==> v8: inputs <==
==> flow/design.v (excerpt) <==
module hdmi
#(parameter FREQ=25200000, FS=48000, CTS=25200, N=6144)
 (
   input        I_CLK_PIXEL,
   input        I_RESET,      
   input [7:0]  I_R,
   input [7:0]  I_G,
   input [7:0]  I_B,
   input        I_BLANK,
   input        I_HSYNC,
   input        I_VSYNC,
   input        I_ASPECT_169,
   input        I_AUDIO_ENABLE,
   input [15:0] I_AUDIO_PCM_L,
   input [15:0] I_AUDIO_PCM_R,
   output [9:0] O_RED,    
   output [9:0] O_GREEN,  
   output [9:0] O_BLUE    
);
clock: 4.17 ns
lec_check: 0
abc_area: 1
cap_margin: 20
core_aspect_ratio: 1.36
core_margin: 2
core_utilization: 72
cts_cluster_diameter: 390
cts_cluster_size: 10
setup_slack_margin: 0.54
slew_margin: 40
tns_end_percent: 10
run.sh (not shown) runs the stock make flow with config.mk's settings and CLKGATE_MAP_FILE=.
==> v36: changes against v8 <==
Settings changed: CORE_ASPECT_RATIO 1.36 to default, CORE_UTILIZATION 72 to 40, CTS_CLUSTER_DIAMETER 390 to 229, CTS_CLUSTER_SIZE 10 to default, MAX_ROUTING_LAYER from default to met5, MIN_ROUTING_LAYER from default to met2, SETUP_SLACK_MARGIN 0.54 to default, SLEW_MARGIN 40 to 20, TNS_END_PERCENT 10 to default.
==> flow/constraint.sdc (replaced) <==
create_clock -name core_clock -period 10.0 [get_ports {I_CLK_PIXEL}]
set_input_delay 2.0000 -clock core_clock [delete_from_list [all_inputs] [get_ports {I_CLK_PIXEL}]]
set_output_delay 2.0000 -clock core_clock [all_outputs]
set_load 0.01 [all_outputs]
==> notes <==
v36 finished with DRC left. v8 ran to the end with violations: setup timing. The first-iteration DRC count of v36 is 2.5 times that of v8. Of v36 and v8, v8 has the higher power (gap about 60%, measured against v8). Synthesized area is the same in v36 and v8. Synthesized cell count is the same in v36 and v8. Sequential power: v36 is lower than v8 (58%). Setup slack: v8 is lower than v36 (4600 ps). Fmax: v8 is higher than v36 (about 16%). Utilization: v36 is lower than v8 (38 points).


==> 10-18: inputs <==
hdmi again, from the RTL that the note above started with.
clock: 10.0 ns
lec_check: 0
cap_margin: 20
core_margin: 2
core_utilization: 30
slew_margin: 20
==> 08-15 (differences from 10-18) <==
ABC_AREA = 0   (was default)
CAP_MARGIN = 5   (was 20)
CORE_UTILIZATION = 72   (was 30)
CTS_CLUSTER_SIZE = 27   (was default)
HOLD_SLACK_MARGIN = 0.29   (was default)
PLACE_DENSITY_LB_ADDON = 0.0   (was default)
SETUP_SLACK_MARGIN = 1.27   (was default)
SLEW_MARGIN = 40   (was 20)
==> flow/constraint.sdc (replaced) <==
create_clock -name core_clock -period 5.0 [get_ports {I_CLK_PIXEL}]
set_input_delay 1.0000 -clock core_clock [delete_from_list [all_inputs] [get_ports {I_CLK_PIXEL}]]
set_output_delay 1.0000 -clock core_clock [all_outputs]
set_load 0.01 [all_outputs]
==> summary.txt <==
run metrics: Tot Pwr between 0.015 and 0.02 W, met1 WL around 43,000 µm, routed len/inst roughly 13 µm, CP required approximately 11,000 ps, DR WL met3 roughly 3700 µm, DR WL met2 slightly below 40,000 µm, Die Y-Extent roughly 380 µm, run status finished clean, origin of the worst setup path delay_line.q_pipe[24], register area ~24,000 µm², clk slew on worst S/H paths about 60 ps
(the above is from 10-18)
==> summary.txt <==
run metrics: Setup Viol. Count Final 39, SO Viols setup timing, routed len/inst 18.6 µm, Setup WS post-layout -3250 ps, run status complete, but fails checks, met1 WL around 42,000 µm, origin of the worst setup path delay_line.q_pipe[32], Tot Pwr 0.0418 W, CP required 5420 ps, clk slew on worst S/H paths roughly 80 ps
(the above is from 08-15)


==> inputs of build 86 <==
hdmi again, from the RTL that the note above started with.
Settings: LEC_CHECK=0, CAP_MARGIN=40, CORE_ASPECT_RATIO=0.52, CORE_MARGIN=2, CORE_UTILIZATION=30, CTS_CLUSTER_SIZE=95, GPL_ROUTABILITY_DRIVEN=0, SLEW_MARGIN=40; clock period 10.0 ns.
==> inputs of trial 36, as changes to build 86 <==
==> flow/config.mk (replaced) <==
export PLATFORM = sky130hd
export DESIGN_NAME = hdmi
export DESIGN_NICKNAME = hdmi
export VERILOG_FILES = /design/flow/design.v
export SDC_FILE = /design/flow/constraint.sdc
export NUM_CORES = 4
export LEC_CHECK = 0
export CAP_MARGIN = 10
export CORE_MARGIN = 2
export CORE_UTILIZATION = 72
export CTS_CLUSTER_DIAMETER = 27
export CTS_CLUSTER_SIZE = 35
export HOLD_SLACK_MARGIN = -0.09
export MAX_ROUTING_LAYER = met4
export PLACE_DENSITY = 0.64
export SETUP_SLACK_MARGIN = 1.83
export SLEW_MARGIN = 20
==> flow/constraint.sdc (replaced) <==
create_clock -name core_clock -period 6.75 [get_ports {I_CLK_PIXEL}]
set_input_delay 1.3500 -clock core_clock [delete_from_list [all_inputs] [get_ports {I_CLK_PIXEL}]]
set_output_delay 1.3500 -clock core_clock [all_outputs]
set_load 0.01 [all_outputs]
==> inputs of trial 38, as changes to build 86 <==
==> flow/config.mk (replaced) <==
export PLATFORM = sky130hd
export DESIGN_NAME = hdmi
export DESIGN_NICKNAME = hdmi
export VERILOG_FILES = /design/flow/design.v
export SDC_FILE = /design/flow/constraint.sdc
export NUM_CORES = 4
export LEC_CHECK = 0
export CAP_MARGIN = 10
export CORE_MARGIN = 2
export CORE_UTILIZATION = 72
export CTS_CLUSTER_DIAMETER = 29
export CTS_CLUSTER_SIZE = 35
export HOLD_SLACK_MARGIN = -0.06
export MAX_ROUTING_LAYER = met4
export PLACE_DENSITY = 0.64
export SETUP_SLACK_MARGIN = 1.55
export SLEW_MARGIN = 20
==> flow/constraint.sdc (replaced) <==
create_clock -name core_clock -period 6.75 [get_ports {I_CLK_PIXEL}]
set_input_delay 1.3500 -clock core_clock [delete_from_list [all_inputs] [get_ports {I_CLK_PIXEL}]]
set_output_delay 1.3500 -clock core_clock [all_outputs]
set_load 0.01 [all_outputs]
==> comparison <==
Trial 38 completed, yet does not pass: capacitance limit, slew limit, setup timing. Trial 36 never finished: it broke off in 5_1_grt on ODB-0269. Build 86 finished clean.
Synthesized area is the same in trial 36 and build 86.
Of build 86 and trial 38, trial 38 has the higher count of clock-buffer cells in the layout (gap 54).
Between build 86 and trial 38, the lower non-clock buffer count is in build 86 (gap 143).
In synthesized cell count, trial 38 and build 86 do not differ.
Power and IR drop assume default switching activity.
